// system_bus
module system_bus
	#(parameter DATA_WIDTH = 8, 
	parameter ADDR_WIDTH = 14, 
	parameter NO_OF_MASTER = 4, 
	parameter NO_OF_SLAVE = 8,
	parameter [NO_OF_SLAVE*ADDR_WIDTH-1:0] SLAVE_BASE_ADDR = {14'd10, 14'd20, 14'd30, 14'd40, 14'd50, 14'd60, 14'd70, 14'd80}, 
	parameter [NO_OF_SLAVE*ADDR_WIDTH-1:0] SLAVE_END_ADDR = {14'd19, 14'd29, 14'd39, 14'd49, 14'd59, 14'd69, 14'd79, 14'd89}
	) 
	(
	input clk,
	input reset_n,
	input [ADDR_WIDTH*NO_OF_MASTER-1:0]  addr_avm, 
	output [DATA_WIDTH*NO_OF_MASTER-1:0]  readdata_avm,
	input [DATA_WIDTH*NO_OF_MASTER-1:0]  writedata_avm, 
	input [NO_OF_MASTER-1:0]  readen_avm,
	input [NO_OF_MASTER-1:0]  writeen_avm,
	output [NO_OF_MASTER-1:0]  readvalid_avm,
	output [NO_OF_MASTER-1:0]  writevalid_avm,
	input [NO_OF_MASTER-1:0]  waitrequest_avm,
	input [4*NO_OF_MASTER-1:0]priority_no,
	output [ADDR_WIDTH*NO_OF_SLAVE-1:0]  addr_avs,
	input [DATA_WIDTH*NO_OF_SLAVE-1:0]  readdata_avs,
	output [DATA_WIDTH*NO_OF_SLAVE-1:0]  writedata_avs,
	output [NO_OF_SLAVE-1:0]  readen_avs,
	output [NO_OF_SLAVE-1:0]  writeen_avs,
	input [NO_OF_SLAVE-1:0]  readvalid_avs,
	input [NO_OF_SLAVE-1:0]  writevalid_avs,
	output reg [NO_OF_SLAVE-1:0]  waitrequest_avs
	);
For scale: roughly 4200 cells after synthesis, about 660 flip-flops, about 440 I/O pins, about 34000 um2 of cells after synthesis.
export LEC_CHECK = 0
export ABC_AREA = 1
export CAP_MARGIN = 15
export CELL_PAD_IN_SITES_DETAIL_PLACEMENT = 1
export CELL_PAD_IN_SITES_GLOBAL_PLACEMENT = 0
export CORE_ASPECT_RATIO = 0.61
export CORE_MARGIN = 4
export CORE_UTILIZATION = 40
export GPL_TIMING_DRIVEN = 0
export HOLD_SLACK_MARGIN = 0.12
export MAX_ROUTING_LAYER = met4
export MIN_ROUTING_LAYER = met2
export SLEW_MARGIN = 5
create_clock -name core_clock -period 4.36 [get_ports {clk}]
run.sh (not shown) runs the stock make flow with config.mk's settings and CLKGATE_MAP_FILE=.
The first run did not get past 5_1_grt with GRT-0116.
Change:
- ABC_AREA: 1 -> not set
- CAP_MARGIN: 15 -> 20
- CELL_PAD_IN_SITES_DETAIL_PLACEMENT: 1 -> not set
- CELL_PAD_IN_SITES_GLOBAL_PLACEMENT: 0 -> not set
- CORE_ASPECT_RATIO: 0.61 -> not set
- CORE_MARGIN: 4 -> 2
- GPL_TIMING_DRIVEN: 0 -> not set
- HOLD_SLACK_MARGIN: 0.12 -> not set
- MAX_ROUTING_LAYER: met4 -> not set
- MIN_ROUTING_LAYER: met2 -> not set
- PLACE_DENSITY: not set -> 0.6
- SLEW_MARGIN: 5 -> 20
- clock period: 4.36 -> 7.0 ns (I/O delays scaled with it)
The changed run completed with no timing, DRC or antenna violations.
Synthesized area fell by 5.8%.
Die size fell by 8.4%.
Synthesized cell count fell by 18%.

* * *

system_bus again, from the RTL that the note above started with.
// system_bus
module system_bus
	#(parameter DATA_WIDTH = 8, 
	parameter ADDR_WIDTH = 14, 
	parameter NO_OF_MASTER = 4, 
	parameter NO_OF_SLAVE = 8,
	parameter [NO_OF_SLAVE*ADDR_WIDTH-1:0] SLAVE_BASE_ADDR = {14'd10, 14'd20, 14'd30, 14'd40, 14'd50, 14'd60, 14'd70, 14'd80}, 
	parameter [NO_OF_SLAVE*ADDR_WIDTH-1:0] SLAVE_END_ADDR = {14'd19, 14'd29, 14'd39, 14'd49, 14'd59, 14'd69, 14'd79, 14'd89}
	) 
	(
	input clk,
	input reset_n,
	input [ADDR_WIDTH*NO_OF_MASTER-1:0]  addr_avm, 
	output [DATA_WIDTH*NO_OF_MASTER-1:0]  readdata_avm,
	input [DATA_WIDTH*NO_OF_MASTER-1:0]  writedata_avm, 
	input [NO_OF_MASTER-1:0]  readen_avm,
	input [NO_OF_MASTER-1:0]  writeen_avm,
	output [NO_OF_MASTER-1:0]  readvalid_avm,
	output [NO_OF_MASTER-1:0]  writevalid_avm,
	input [NO_OF_MASTER-1:0]  waitrequest_avm,
	input [4*NO_OF_MASTER-1:0]priority_no,
	output [ADDR_WIDTH*NO_OF_SLAVE-1:0]  addr_avs,
	input [DATA_WIDTH*NO_OF_SLAVE-1:0]  readdata_avs,
	output [DATA_WIDTH*NO_OF_SLAVE-1:0]  writedata_avs,
	output [NO_OF_SLAVE-1:0]  readen_avs,
	output [NO_OF_SLAVE-1:0]  writeen_avs,
	input [NO_OF_SLAVE-1:0]  readvalid_avs,
	input [NO_OF_SLAVE-1:0]  writevalid_avs,
	output reg [NO_OF_SLAVE-1:0]  waitrequest_avs
	);
	reg [NO_OF_MASTER-1:0] readen_avm_last, writeen_avm_last, readen_avm_reg, writeen_avm_reg;
	reg [NO_OF_MASTER-1:0]  readvalid_avm_reg, readvalid_avm_reg_out, writevalid_avm_reg_out;
	reg [DATA_WIDTH-1:0]  readdata_avm_reg [NO_OF_MASTER-1:0];
	reg [7:0] readvalid_avs_last, writevalid_avs_last;
	reg [DATA_WIDTH-1:0]  readdata_avs_reg [NO_OF_SLAVE-1:0];
	reg [NO_OF_SLAVE-1:0] readvalid_avs_reg;
	reg [NO_OF_SLAVE-1:0] writevalid_avs_reg;
  ...
Settings: LEC_CHECK=0, CAP_MARGIN=25, CELL_PAD_IN_SITES_DETAIL_PLACEMENT=0, CELL_PAD_IN_SITES_GLOBAL_PLACEMENT=1, CORE_ASPECT_RATIO=0.85, CORE_MARGIN=4, CORE_UTILIZATION=17, CTS_CLUSTER_SIZE=72, PLACE_DENSITY_LB_ADDON=0.09, SLEW_MARGIN=15; clock period 5.33 ns.
The first run finished clean.
Next try:
CELL_PAD_IN_SITES_GLOBAL_PLACEMENT = 0   (was 1)
CORE_MARGIN = 2   (was 4)
CORE_UTILIZATION = 70   (was 17)
CTS_CLUSTER_SIZE = 34   (was 72)
clock period = 3.67 ns   (was 5.33 ns; I/O delays follow)
- This time the run did not get past 5_1_grt with GRT-0232
- die size falls by well over a third
- area after synthesis is unchanged
- synthesized cell count is unchanged
Next try:
ABC_AREA = 1   (was default)
CORE_UTILIZATION = 58   (was 70)
CTS_CLUSTER_SIZE = 72   (was 34)
PLACE_DENSITY_LB_ADDON = default   (was 0.09)
SETUP_SLACK_MARGIN = 0.62   (was default)
TNS_END_PERCENT = 5   (was default)
clock period = 2.39 ns   (was 3.67 ns; I/O delays follow)
With this change the flow finished but fails on setup timing.
Die size went up by 28%.
Synthesized cell count went up by 21%.
Area after synthesis grows by 6.2%.
Next try:
CAP_MARGIN = 0   (was 25)
CORE_UTILIZATION = 72   (was 58)
SETUP_SLACK_MARGIN = 0.74   (was 0.62)
TNS_END_PERCENT = default   (was 5)
clock period = 2.88 ns   (was 2.39 ns; I/O delays follow)
Effect: Now the flow did not get past 4_1_cts; synthesized area does not change; die size falls by 19%; synthesized cell count stays the same.
Next try:
CORE_UTILIZATION = 66   (was 72)
Outcome:
- Now the flow failed in 5_1_grt
- die size climbs by 8.9%
- synthesized cell count is unchanged
- synthesized area stays the same

* * *

Starting RTL as in the previous note.
==> flow/config.mk <==
export PLATFORM = sky130hd
export DESIGN_NAME = system_bus
export DESIGN_NICKNAME = system_bus
export VERILOG_FILES = /design/flow/design.v
export SDC_FILE = /design/flow/constraint.sdc
export NUM_CORES = 4
export LEC_CHECK = 0
export ABC_AREA = 1
export CAP_MARGIN = 25
export CELL_PAD_IN_SITES_DETAIL_PLACEMENT = 0
export CELL_PAD_IN_SITES_GLOBAL_PLACEMENT = 1
export CORE_ASPECT_RATIO = 0.85
export CORE_MARGIN = 4
export CORE_UTILIZATION = 17
export CTS_CLUSTER_SIZE = 72
export GPL_ROUTABILITY_DRIVEN = 0
export GPL_TIMING_DRIVEN = 0
export HOLD_SLACK_MARGIN = 0.02
export MAX_ROUTING_LAYER = met5
export MIN_ROUTING_LAYER = met2
export PLACE_DENSITY_LB_ADDON = 0.09
export SETUP_SLACK_MARGIN = 1.43
export SLEW_MARGIN = 0
export TNS_END_PERCENT = 30
==> flow/constraint.sdc <==
create_clock -name core_clock -period 5.33 [get_ports {clk}]
set_input_delay 1.0660 -clock core_clock [delete_from_list [all_inputs] [get_ports {clk}]]
set_output_delay 1.0660 -clock core_clock [all_outputs]
set_load 0.01 [all_outputs]
Edit:
==> flow/config.mk (replaced) <==
export PLATFORM = sky130hd
export DESIGN_NAME = system_bus
export DESIGN_NICKNAME = system_bus
export VERILOG_FILES = /design/flow/design.v
export SDC_FILE = /design/flow/constraint.sdc
export NUM_CORES = 4
export LEC_CHECK = 0
export CAP_MARGIN = 25
export CELL_PAD_IN_SITES_DETAIL_PLACEMENT = 0
export CELL_PAD_IN_SITES_GLOBAL_PLACEMENT = 1
export CORE_ASPECT_RATIO = 0.85
export CORE_MARGIN = 2
export CORE_UTILIZATION = 57
export CTS_CLUSTER_SIZE = 72
export SLEW_MARGIN = 15
==> flow/constraint.sdc (replaced) <==
create_clock -name core_clock -period 3.15 [get_ports {clk}]
set_input_delay 0.6300 -clock core_clock [delete_from_list [all_inputs] [get_ports {clk}]]
set_output_delay 0.6300 -clock core_clock [all_outputs]
set_load 0.01 [all_outputs]
After rerunning: The changed run completed and failed the layout checks on negative setup slack; die area falls by well over a third; clock-buffer cell count falls by 46; hold slack gets worse by 0.34 ns; setup slack gets worse by 1.7 ns; combinational power rises to 3.0 times its value; clock skew falls by 0.019 ns; clock power rises by a quarter to a third; sequential power rises by well over a third; design area falls by a few percent; total power rises by well over a third.

* * *

v44:
Starting RTL as in the previous note.
Design system_bus, start of the top module:
module system_bus
	#(parameter DATA_WIDTH = 8, 
	parameter ADDR_WIDTH = 14, 
	parameter NO_OF_MASTER = 4, 
	parameter NO_OF_SLAVE = 8,
	parameter [NO_OF_SLAVE*ADDR_WIDTH-1:0] SLAVE_BASE_ADDR = {14'd10, 14'd20, 14'd30, 14'd40, 14'd50, 14'd60, 14'd70, 14'd80}, 
	parameter [NO_OF_SLAVE*ADDR_WIDTH-1:0] SLAVE_END_ADDR = {14'd19, 14'd29, 14'd39, 14'd49, 14'd59, 14'd69, 14'd79, 14'd89}
	) 
	(
	input clk,
	input reset_n,
	input [ADDR_WIDTH*NO_OF_MASTER-1:0]  addr_avm, 
	output [DATA_WIDTH*NO_OF_MASTER-1:0]  readdata_avm,
	input [DATA_WIDTH*NO_OF_MASTER-1:0]  writedata_avm, 
	input [NO_OF_MASTER-1:0]  readen_avm,
	input [NO_OF_MASTER-1:0]  writeen_avm,
	output [NO_OF_MASTER-1:0]  readvalid_avm,
	output [NO_OF_MASTER-1:0]  writevalid_avm,
	input [NO_OF_MASTER-1:0]  waitrequest_avm,
	input [4*NO_OF_MASTER-1:0]priority_no,
	output [ADDR_WIDTH*NO_OF_SLAVE-1:0]  addr_avs,
	input [DATA_WIDTH*NO_OF_SLAVE-1:0]  readdata_avs,
	output [DATA_WIDTH*NO_OF_SLAVE-1:0]  writedata_avs,
	output [NO_OF_SLAVE-1:0]  readen_avs,
	output [NO_OF_SLAVE-1:0]  writeen_avs,
	input [NO_OF_SLAVE-1:0]  readvalid_avs,
	input [NO_OF_SLAVE-1:0]  writevalid_avs,
	output reg [NO_OF_SLAVE-1:0]  waitrequest_avs
	);
export LEC_CHECK = 0
export ABC_AREA = 1
export CAP_MARGIN = 15
export CELL_PAD_IN_SITES_DETAIL_PLACEMENT = 1
export CELL_PAD_IN_SITES_GLOBAL_PLACEMENT = 0
export CORE_ASPECT_RATIO = 0.61
export CORE_MARGIN = 4
export CORE_UTILIZATION = 40
export GPL_TIMING_DRIVEN = 1
export MAX_ROUTING_LAYER = met4
export MIN_ROUTING_LAYER = met2
export SLEW_MARGIN = 5
create_clock -name core_clock -period 4.36 [get_ports {clk}]
v44 did not run to completion, as it errored out during 5_1_grt.
Relative to v44, the following input files were edited for v42:
Settings: removing CELL_PAD_IN_SITES_GLOBAL_PLACEMENT (formerly 0); changing CAP_MARGIN from 15 to 20; removing MAX_ROUTING_LAYER (formerly met4); changing SLEW_MARGIN from 5 to 20; changing CORE_UTILIZATION from 40 to 57; removing ABC_AREA (formerly 1); removing GPL_TIMING_DRIVEN (formerly 1); changing CORE_MARGIN from 4 to 2; removing MIN_ROUTING_LAYER (formerly met2); removing CORE_ASPECT_RATIO (formerly 0.61); removing CELL_PAD_IN_SITES_DETAIL_PLACEMENT (formerly 1); changing the clock period (ns, I/O delays scaled along) from 4.36 to 3.19.
Although v42 finished all stages, its layout failed final checks on hold timing, setup timing.
| number of instances in the synthesized netlist | v42 vs v44 | 727 lower |
Re cell area reported after detailed placement: v44 was higher than v42.
Chip area estimate from yosys synthesis was lower in the run labelled v42.
The area after synthesis in v44 is 1.06 times that in v42.
Between v44 and v42, the flow reports total die area decreasing by more than a quarter.
v42 vs v44, number of instances in the placed design went down by 887.
v42 against v44: core region area moved down, mean cell area of the mapped netlist moved up, register bit total from synthesis level.
[inputs] v16 vs v42
Settings: setting PLACE_DENSITY to 0.6 for the first time; changing CORE_UTILIZATION from 57 to 12; changing the clock period (ns, I/O delays scaled along) from 3.19 to 7.68.
--- outcome ---
[v16] number of fill cells in the layout rose about 750% relative to v42. From v42 to v16 the numbers moved as follows: global-route total usage across every layer now smaller; slew at the pin closest to its max-slew limit dropped 37 ps; final non-filler cell area decreased 550 sq um. v42 reports its start point of the critical path as addr_avm[2] while v16 reports addr_avm[32]. v16 ran to completion and came out clean on the timing, design-rule and antenna checks. v42 reports its cell at the slowest stage of the critical path as a2111oi_4 while v16 reports nor4_4. Diff v42 -> v16: die size increased about 370%; share of the final layout cell area in sequential cells increased 0.46 points; pin count of the biggest net entering global routing increased about 130%; peak supply drop decreased 64%.
What v36 does differently from v16 at the input level:
Settings: putting CTS_CLUSTER_SIZE at 96 where nothing was set; putting TNS_END_PERCENT at 10 where nothing was set; putting CTS_CLUSTER_DIAMETER at 373 where nothing was set; swapping 12 for 72 in CORE_UTILIZATION; putting ABC_AREA at 1 where nothing was set; swapping 7.68 for 3.38 in the clock period (ns, I/O delays scaled along).
### Flow results
- Status(v36) = ERROR, stage = 5_1_grt
- Comparing v36 with v16, the share of synthesized cell area in and-or and or-and compound cells came out essentially unchanged.
- Measured against v16, the number of instances in the placed design of v36 comes out at 0.74 times the reference value.
- Synthesized-area fraction occupied by xor and xnor cells: v36 < v16
- In v36 relative to v16, area after synthesis had gone up by a few percent.
- In the tables for v16 and v36, number of levels in the clock H-tree reads higher with v16.
- Re number of placement rows: v36 is 58% down on v16.
- v16 -> v36: height of the die decreased by more than half
Changes in v14 relative to v36:
Settings: a deleted ABC_AREA that had been 1; a deleted CTS_CLUSTER_DIAMETER that had been 373; a deleted CTS_CLUSTER_SIZE that had been 96; a deleted TNS_END_PERCENT that had been 10; a change of CORE_UTILIZATION from 72 to 59; a change of the clock period (ns, I/O delays scaled along) from 3.38 to 3.74.
Notes after the runs:
v14 and v36: one clean run, v14; the rest did not finish clean. v36 never completed; the flow aborted with a tool error in 5_1_grt. Taking v36 as the reference, in v14 initial core utilization went down, number of storage elements in the synthesis netlist did not really move, cell area after placement went down, placed instance count went down, post-synthesis cell count went down. Area fraction in mux cells in v14 is 2.4 points higher than in v36.
#### Input delta (v52 over v14)
Settings: a deleted PLACE_DENSITY that had been 0.6; an added SETUP_SLACK_MARGIN of -0.2; an added CTS_CLUSTER_SIZE of 41; a change of CORE_UTILIZATION from 59 to 66; a change of the clock period (ns, I/O delays scaled along) from 3.74 to 3.0.
==> comparison <==
Of v52 and v14, it is v52 that has the lower placement row count.
Diff v52..v14 | yosys cell count | unchanged
v52 never completed; the flow aborted with a tool error in 5_1_grt.
As far as number of H-tree levels goes, v52 and v14 are indistinguishable; the numbers are identical.
v14 fits on a die that is larger than the die of v52.
In the flow results for v14 and v52, the post-cts gate resize count is smaller on v14.
Looking only at buffer count from post-CTS setup fixing, and setting everything else aside, the higher value of v14 and v52 goes to v52.
Post-DP HPWL ends up higher on v52.
Power and IR drop assume default switching activity.
